## fixed_point_alu
module fixed_point_alu (
    input clk,
    input rst,
    input [1:0] op,           
    input signed [15:0] a,    
    input signed [15:0] b,    
    output reg signed [23:0] out,   
    output reg overflow       
);
Size in the first run: ~4000 cells after synthesis, ~0.030 mm² of cells after synthesis.
make LEC_CHECK=0 CAP_MARGIN=20 CORE_ASPECT_RATIO=1.26 CORE_MARGIN=2 CORE_UTILIZATION=68 CTS_CLUSTER_DIAMETER=337 CTS_CLUSTER_SIZE=21 MAX_ROUTING_LAYER=met5 PLACE_DENSITY=0.62 SETUP_SLACK_MARGIN=5.0 SLEW_MARGIN=20 TNS_END_PERCENT=95 finish   # period 57.9 ns
run.sh (not shown) runs the stock make flow with config.mk's settings and CLKGATE_MAP_FILE=.
The first run failed in 5_1_grt.
Change:
Settings changed: CORE_ASPECT_RATIO 1.26 to default, CORE_UTILIZATION 68 to 19, CTS_CLUSTER_DIAMETER 337 to default, CTS_CLUSTER_SIZE 21 to default, MAX_ROUTING_LAYER met5 to default, PLACE_DENSITY 0.62 to default, SETUP_SLACK_MARGIN 5.0 to default, TNS_END_PERCENT 95 to default.
Clock period 57.9 ns to 59.0 ns, I/O delays scaled along.
After rerunning: Now the flow completed without violations. Synthesized area is unchanged. Die area rose to 3.5 times its value. Synthesized cell count stays the same.
Change:
Settings changed: CORE_UTILIZATION 19 to 66, MAX_ROUTING_LAYER from default to met4, SETUP_SLACK_MARGIN from default to 2.15, TNS_END_PERCENT from default to 5.
Clock period 59.0 ns to 56.0 ns, I/O delays scaled along.
The changed run completed, yet does not pass: setup timing.
Area after synthesis is unchanged.
Clock-buffer cell count is unchanged.
Synthesized cell count stays the same.
Global-route usage grows by 39 points.
Die area fell by about 70%.
Wire length came out higher by 1.1%.
Utilization went up by 59 points.
Cell area falls by 1.8%.
Setup slack degrades by 2.3 ns.
Change:
Settings changed: CAP_MARGIN 20 to 5, CORE_UTILIZATION 66 to 68, CTS_CLUSTER_DIAMETER from default to 336, CTS_CLUSTER_SIZE from default to 33, MAX_ROUTING_LAYER met4 to default, SETUP_SLACK_MARGIN 2.15 to default.
Effect:
- The changed run ended with an error in 5_1_grt with GRT-0232
- die area decreases by about 3%
- synthesized cell count stays the same
- area after synthesis stays the same


Setup of the reference run:
The RTL this note starts from:
==> flow/design.v <==
module fixed_point_alu (
    input clk,
    input rst,
    input [1:0] op,           
    input signed [15:0] a,    
    input signed [15:0] b,    
    output reg signed [23:0] out,   
    output reg overflow       
);
    localparam Q8_MAX_POS = 16'sh7FFF;    
    localparam Q8_MAX_NEG = 16'sh8000;    
    localparam Q16_MAX_POS = 24'sh7FFFFF;  
    localparam Q16_MAX_NEG = 24'sh800000;  
    reg signed [31:0] mul_result;   
    reg signed [23:0] add_sub_result;
    always @(posedge clk or posedge rst) begin
        if (rst) begin
            out <= 0;
            overflow <= 0;
        end else begin
            case (op)
                2'b00: begin
                    add_sub_result = a + b;
                    if ((a > 0 && b > 0 && add_sub_result < 0) || 
                        (a < 0 && b < 0 && add_sub_result > 0)) begin
                        overflow <= 1;
                        out <= (a[15] == 1) ? Q16_MAX_NEG : Q16_MAX_POS;
                    end else begin
                        overflow <= 0;
                        out <= { {8{add_sub_result[15]}}, add_sub_result };  
                    end
                end
                2'b01: begin
                    add_sub_result = a - b;
                    if ((a > 0 && b < 0 && add_sub_result < 0) || 
                        (a < 0 && b > 0 && add_sub_result > 0)) begin
                        overflow <= 1;
                        out <= (a[15] == 1) ? Q16_MAX_NEG : Q16_MAX_POS;
                    end else begin
                        overflow <= 0;
                        out <= { {8{add_sub_result[15]}}, add_sub_result };  
                    end
                end
               2'b10: begin
    mul_result = a * b;   
    if ($signed(mul_result[31:8]) > $signed(Q16_MAX_POS)) begin
        overflow <= 1;
        out <= Q16_MAX_POS;
    end else if ($signed(mul_result[31:8]) < $signed(Q16_MAX_NEG)) begin
        overflow <= 1;
        out <= Q16_MAX_NEG;
    end else begin
        overflow <= 0;
        out <= mul_result[31:8];   
    end
end
                2'b11: begin
                    if (b == 0) begin   
                        overflow <= 1;
                        out <= (a[15] == 1) ? Q16_MAX_NEG : Q16_MAX_POS;
                    end else begin
                        out <= (a << 8) / b;
                        overflow <= 0;
                    end
                end
                default: begin
                    out <= 0;
                    overflow <= 0;
                end
            endcase
        end
    end
endmodule
make LEC_CHECK=0 CAP_MARGIN=20 CORE_ASPECT_RATIO=1.26 CORE_MARGIN=2 CORE_UTILIZATION=68 CTS_CLUSTER_SIZE=21 MAX_ROUTING_LAYER=met5 PLACE_DENSITY=0.62 SETUP_SLACK_MARGIN=5.0 SLEW_MARGIN=20 TNS_END_PERCENT=5 finish   # period 57.9 ns
Tool error GRT-0232 stopped the reference run during global routing; no final results.
Inputs modified between the reference run and the trial run:
-- flow/config.mk --
<<< the reference run, line 10
export CORE_MARGIN = 2
export CORE_UTILIZATION = 68
export CTS_CLUSTER_SIZE = 21
export MAX_ROUTING_LAYER = met5
export PLACE_DENSITY = 0.62
export SETUP_SLACK_MARGIN = 5.0
export SLEW_MARGIN = 20
export TNS_END_PERCENT = 5
>>> the trial run, line 10
export CORE_MARGIN = 2
export CORE_UTILIZATION = 71
export CTS_CLUSTER_SIZE = 21
export MAX_ROUTING_LAYER = met5
export PLACE_DENSITY = 0.65
export SETUP_SLACK_MARGIN = -1.69
export SLEW_MARGIN = 20
export TNS_END_PERCENT = 95
Results
Every stage of the trial run finished as expected; the final checks, on the other hand, flagged setup timing, which means the layout fails.
In the trial run, effective utilization at floorplan is higher than in the reference run.
Status: synthesized area parity (the trial run, the reference run)
Re maximum number of buffers from clock root to sink: no difference whatsoever between the trial run and the reference run.
Diff the reference run -> the trial run: number of gates resized after cts went down about 80%; post-detailed-placement cell area down about 0.44%.
The trial run vs the reference run — width of the chip dropped 4.0 um.
Diff the reference run -> the trial run: number of buffers inserted by post-CTS setup repair dropped 109; worst slack at placement dropped 860 ps.


job 201:
Starts from the design.v that is shown in full above.
==> flow/config.mk <==
export PLATFORM = sky130hd
export DESIGN_NAME = fixed_point_alu
export DESIGN_NICKNAME = fixed_point_alu
export VERILOG_FILES = /design/flow/design.v
export SDC_FILE = /design/flow/constraint.sdc
export NUM_CORES = 4
export LEC_CHECK = 0
export CAP_MARGIN = 25
export CORE_MARGIN = 2
export CORE_UTILIZATION = 40
export HOLD_SLACK_MARGIN = 0.05
export MAX_ROUTING_LAYER = met4
export SLEW_MARGIN = 20
==> flow/constraint.sdc <==
create_clock -name core_clock -period 60.0 [get_ports {clk}]
set_input_delay 12.0000 -clock core_clock [delete_from_list [all_inputs] [get_ports {clk}]]
set_output_delay 12.0000 -clock core_clock [all_outputs]
set_load 0.01 [all_outputs]
## Diff of input files: job 670 against job 201
Settings: swapping 25 for 20 in CAP_MARGIN; clearing HOLD_SLACK_MARGIN, which used to be 0.05; swapping 40 for 68 in CORE_UTILIZATION; clearing MAX_ROUTING_LAYER, which used to be met4; putting CTS_CLUSTER_SIZE at 98 where nothing was set; putting ABC_AREA at 1 where nothing was set; swapping 60.0 for 78.6 in the clock period (ns, I/O delays scaled along).
Notes after the runs:
Looking at the reports, job 670 completed the entire flow and the layout it produced met the timing, design-rule and antenna checks.
Placement-stage cell area of job 670 falls short of that of job 201 by a little under 10%.
| cell area after technology mapping | job 670 vs job 201 | better |
On number of setup buffers added after CTS: between job 201 and job 670, it ends up lower for job 670.
Non-clock buffer count: job 670 vs job 201 down 245
For job 670, the start point of the critical path was b[0], unlike job 201, where it was a[10].
In the flow results for job 201 and job 670, the met3 layer usage reported by global route is smaller on job 201.
Diff job 201 and job 670: inverter count higher in job 670
Of the two values seen for capturing element of the worst setup path, out[18]$_DFF_PP0_ was produced by job 670 and out[3]$_DFF_PP0_ by job 201.
The filler cell count in the final layout in job 670 was lower than what job 201 gave.
diff inputs: job 670 => job 5919
Settings: swapping 98 for 33 in CTS_CLUSTER_SIZE; clearing ABC_AREA, which used to be 1; swapping 68 for 66 in CORE_UTILIZATION; putting CTS_CLUSTER_DIAMETER at 336 where nothing was set; swapping 78.6 for 56.0 in the clock period (ns, I/O delays scaled along).
[summary]
The layout from job 5919, despite a flow that completed every stage, fails the layout checks, with the failing checks listed as setup timing. Job 5919 ends up with a width of the chip that is about 2.8% higher than in job 670. Job 670 → job 5919: cell area after technology mapping climbed 2.7%; design area climbed about 28%; final clock period utilization by the worst path climbed 12 points; global routing usage on met3 climbed 8.6 points; non-clock buffer count climbed about 500%.
--- input diff job 5919..job 5148 ---
Settings: HOLD_SLACK_MARGIN now 0.3, previously not set; CORE_UTILIZATION now 68, was 66; ABC_AREA now 1, previously not set.
==> comparison <==
Status: job 5148 FAILED at clock tree synthesis (tool error). Job 5919: all stages done; final checks FAILED (setup timing). Summary of the comparison: adder-cell share of the synthesized area is higher in job 5148, relative to job 5919. Measured against each other, job 5148 and job 5919 differ in die size, the higher figure coming from job 5919. [compare] base=job 5919 new=job 5148: share of the yosys chip area belonging to registers ~0 delta; synthesized cell count +376.
## Diff of input files: job 4906 against job 5148
Settings: ABC_AREA removed (was 1); HOLD_SLACK_MARGIN removed (was 0.3); CTS_CLUSTER_SIZE removed (was 33); CORE_UTILIZATION changed from 68 to 40; CTS_CLUSTER_DIAMETER removed (was 336); the clock period (ns, I/O delays scaled along) changed from 56.0 to 59.0.
[summary]
- Job 4906 reached the end of the flow, and the finished layout is clean on the timing, design-rule and antenna checks.
- Taking job 5148 as the reference, in job 4906 die area +about 70%; global placement routability congestion down 5.5%; yosys cell count went down.
- Job 4906 vs. job 5148: overall die height went up; proportion of synthesized chip area in sequential cells did not really move; area after synthesis went up.


Starts from the design.v that is shown in full above.
make LEC_CHECK=0 ABC_AREA=1 CAP_MARGIN=20 CORE_MARGIN=2 CORE_UTILIZATION=69 CTS_CLUSTER_DIAMETER=332 CTS_CLUSTER_SIZE=96 SLEW_MARGIN=20 TNS_END_PERCENT=5 finish   # period 34.2 ns
The first run stopped in clock tree synthesis (4_1_cts).
Next try:
- ABC_AREA: 1 -> not set
- CORE_UTILIZATION: 69 -> 40
- CTS_CLUSTER_DIAMETER: 332 -> 386
- CTS_CLUSTER_SIZE: 96 -> 98
- clock period: 34.2 -> 60.0 ns (I/O delays scaled with it)
After rerunning:
- With this change the flow went through all stages and came out clean
- die size grows by 75%
- synthesized area grows by 2.7%
- synthesized cell count shrinks by 8.5%


## v11
Starts from the design.v that is shown in full above.
export LEC_CHECK = 0
export CAP_MARGIN = 20
export CORE_ASPECT_RATIO = 1.26
export CORE_MARGIN = 2
export CORE_UTILIZATION = 68
export CTS_CLUSTER_DIAMETER = 338
export CTS_CLUSTER_SIZE = 21
export MAX_ROUTING_LAYER = met5
export PLACE_DENSITY = 0.62
export SETUP_SLACK_MARGIN = 5.0
export SLEW_MARGIN = 20
export TNS_END_PERCENT = 95
create_clock -name core_clock -period 57.9 [get_ports {clk}]
v11: GRT-0116 in global routing (5_1_grt) -> run aborted
Relative to v11, the following input files were edited for v7:
- SETUP_SLACK_MARGIN now -1.81, was 5.0
- HOLD_SLACK_MARGIN now 0.23, previously not set
- PLACE_DENSITY now 0.63, was 0.62
- CORE_MARGIN now 9, was 2
- CORE_UTILIZATION now 64, was 68
- TNS_END_PERCENT now 5, was 95
- CTS_CLUSTER_SIZE now 89, was 21
- CTS_CLUSTER_DIAMETER now 241, was 338
## What came out
- Changes observed in v7 relative to v11: area of the chip higher; die width rose 10%; detailed-placement wirelength estimate up about 4.3%.
- In v7 the implementation ran to completion but is not tape-out ready, as the final checks report setup timing.
- v7 -> v11: synthesized cell count delta 0, exact match
Changes in v30 relative to v7:
- PLACE_DENSITY removed (was 0.63)
- SETUP_SLACK_MARGIN removed (was -1.81)
- MAX_ROUTING_LAYER removed (was met5)
- CTS_CLUSTER_DIAMETER removed (was 241)
- CORE_MARGIN changed from 9 to 2
- HOLD_SLACK_MARGIN removed (was 0.23)
- CTS_CLUSTER_SIZE removed (was 89)
- TNS_END_PERCENT removed (was 5)
- CORE_ASPECT_RATIO removed (was 1.26)
- CORE_UTILIZATION changed from 64 to 40
- the clock period (ns, I/O delays scaled along) changed from 57.9 to 60.0
==> results <==
Number of buffers and inverters on the critical path down 23% in v30 wrt v7. Looking at number of well taps, v30 sits 384 above v7. Relative to v7, summed area of non-filler cells in the final layout has gone down in v30. v30 vs. v7: global router's overall resource usage went down by 13 points. v7 has higher final-layout non-clock buffer area share than v30. The slowest cell on the critical path comes out sky130_fd_sc_hd__or4_4 in one run and sky130_fd_sc_hd__or4b_4 in the other, namely in v30 and v7 respectively. Across v30 and v7, a clean result was obtained everywhere but in v7. To summarise v7: no stage aborted, but the layout did not pass its checks, failing on setup timing. Between v30 and v7, setup slack is lower for v7, v30 comes in above that.
What v39 does differently from v30 at the input level:
- CAP_MARGIN changed from 20 to 25
- SETUP_SLACK_MARGIN newly set to 5.0
- TNS_END_PERCENT newly set to 15
- MAX_ROUTING_LAYER newly set to met5
- ABC_AREA newly set to 1
- GPL_ROUTABILITY_DRIVEN newly set to 0
## What came out
On final hold slack: between v30 and v39, it ends up lower for v30. v30 → v39: DRC violation total after the first TritonRoute iteration went down, wire length went down, x dimension of the die went down. Compared with v30, v39 shows a fraction of synthesized cell area in xor and xnor cells that is 1.4 points lower. Delta(total number of vias, v39 - v30) < 0.


onyx:
// fixed_point_alu: RTL as listed in full above, without the edits since
clock: 57.9 ns
lec_check: 0
cap_margin: 20
core_aspect_ratio: 1.26
core_margin: 2
core_utilization: 68
cts_cluster_size: 21
max_routing_layer: met5
place_density: 0.62
setup_slack_margin: -2.0
slew_margin: 20
tns_end_percent: 95
Ran to the end and failed final checks on negative setup slack: onyx.
Edits applied to the flow inputs when going from onyx to quartz:
# onyx
export LEC_CHECK = 0
export CAP_MARGIN = 20
export CORE_ASPECT_RATIO = 1.26
export CORE_MARGIN = 2
export CORE_UTILIZATION = 68
export CTS_CLUSTER_SIZE = 21
export MAX_ROUTING_LAYER = met5
export PLACE_DENSITY = 0.62
export SETUP_SLACK_MARGIN = -2.0
export SLEW_MARGIN = 20
export TNS_END_PERCENT = 95
create_clock -name core_clock -period 57.9 [get_ports {clk}]
# quartz
export LEC_CHECK = 0
export CAP_MARGIN = 20
export CORE_ASPECT_RATIO = 1.26
export CORE_MARGIN = 2
export CORE_UTILIZATION = 58
export CTS_CLUSTER_SIZE = 21
export MAX_ROUTING_LAYER = met5
export PLACE_DENSITY = 0.57
export SETUP_SLACK_MARGIN = 5.0
export SLEW_MARGIN = 20
export TNS_END_PERCENT = 95
create_clock -name core_clock -period 57.9 [get_ports {clk}]
Per the final summary, quartz finished and its layout is clean on timing, DRC and antenna.
Highest metal layer used by the detailed router = met5: quartz; highest metal layer used by the detailed router = met4: onyx
As far as cell count in the Yosys report goes, onyx and quartz are indistinguishable; the numbers are identical.
The run showing the smaller initial cell density of the core is quartz.
Input-level comparison between amber and quartz:
# quartz
export LEC_CHECK = 0
export CAP_MARGIN = 20
export CORE_ASPECT_RATIO = 1.26
export CORE_MARGIN = 2
export CORE_UTILIZATION = 58
export CTS_CLUSTER_SIZE = 21
export MAX_ROUTING_LAYER = met5
export PLACE_DENSITY = 0.57
export SETUP_SLACK_MARGIN = 5.0
export SLEW_MARGIN = 20
export TNS_END_PERCENT = 95
create_clock -name core_clock -period 57.9 [get_ports {clk}]
# amber
export LEC_CHECK = 0
export ABC_AREA = 1
export CAP_MARGIN = 20
export CORE_ASPECT_RATIO = 1.26
export CORE_MARGIN = 2
export CORE_UTILIZATION = 72
export CTS_CLUSTER_DIAMETER = 214
export CTS_CLUSTER_SIZE = 74
export MAX_ROUTING_LAYER = met5
export PLACE_DENSITY = 0.57
export SETUP_SLACK_MARGIN = 2.89
export SLEW_MARGIN = 20
export TNS_END_PERCENT = 95
create_clock -name core_clock -period 30.5 [get_ports {clk}]
Notes after the runs:
Run status, amber: aborted in clock tree synthesis (4_1_cts), error DPL-0038. Looking at total die area across amber and quartz, the one that comes out lower is amber. Post-synthesis share of cell area spent on and-or and or-and gates for amber: 12 points down relative to quartz. Looking at unique cell type count in the Yosys netlist, amber sits 23 below quartz. In the reports for amber and quartz, the smaller worst setup slack before clock tree synthesis belongs to amber. amber against quartz: adder and majority gate portion of the synthesized area has increased, mean instance size in the synthesized netlist has decreased, portion of the post-synthesis area used by sequential elements has remained practically unchanged, synthesis area per yosys has decreased, area fraction in mux cells has decreased. Share of the core filled by cells before placement: higher on amber.
The inputs of pepper differ from those of amber as listed below.
# amber
export LEC_CHECK = 0
export ABC_AREA = 1
export CAP_MARGIN = 20
export CORE_ASPECT_RATIO = 1.26
export CORE_MARGIN = 2
export CORE_UTILIZATION = 72
export CTS_CLUSTER_DIAMETER = 214
export CTS_CLUSTER_SIZE = 74
export MAX_ROUTING_LAYER = met5
export PLACE_DENSITY = 0.57
export SETUP_SLACK_MARGIN = 2.89
export SLEW_MARGIN = 20
export TNS_END_PERCENT = 95
create_clock -name core_clock -period 30.5 [get_ports {clk}]
# pepper
export LEC_CHECK = 0
export ABC_AREA = 1
export CAP_MARGIN = 25
export CORE_MARGIN = 2
export CORE_UTILIZATION = 40
export GPL_ROUTABILITY_DRIVEN = 1
export MAX_ROUTING_LAYER = met5
export SLEW_MARGIN = 20
create_clock -name core_clock -period 60.0 [get_ports {clk}]
- pepper finished every stage and its layout cleared the timing, design-rule and antenna checks.
- HPWL after detailed placement on pepper is down relative to amber.
- pepper against amber: synthesized area neither gained nor lost much; effective utilization at floorplan lost 32 points; worst slack after detailed placement picked up an extra 26.00 ns; share of synthesized cell area in full adder, half adder and majority cells neither gained nor lost much.
- Compared to amber, pepper was floorplanned on a bigger die.
Inputs modified between pepper and fjord:
# pepper
export LEC_CHECK = 0
export ABC_AREA = 1
export CAP_MARGIN = 25
export CORE_MARGIN = 2
export CORE_UTILIZATION = 40
export GPL_ROUTABILITY_DRIVEN = 1
export MAX_ROUTING_LAYER = met5
export SLEW_MARGIN = 20
create_clock -name core_clock -period 60.0 [get_ports {clk}]
# fjord
export LEC_CHECK = 0
export ABC_AREA = 1
export CAP_MARGIN = 20
export CORE_MARGIN = 2
export CORE_UTILIZATION = 70
export CTS_CLUSTER_DIAMETER = 190
export CTS_CLUSTER_SIZE = 24
export SLEW_MARGIN = 20
create_clock -name core_clock -period 13.1 [get_ports {clk}]
Notes after the runs:
Status: fjord FAILED at clock tree synthesis (4_1_cts) (tool error). Diff fjord..pepper | number of enable-type register cells in the synthesized netlist | unchanged. fjord vs. pepper: floorplan die area has decreased, last weighted congestion value of the routability-driven placer went up about 11%, fraction of the core area occupied by cells at floorplan shows an increase of 30 points.
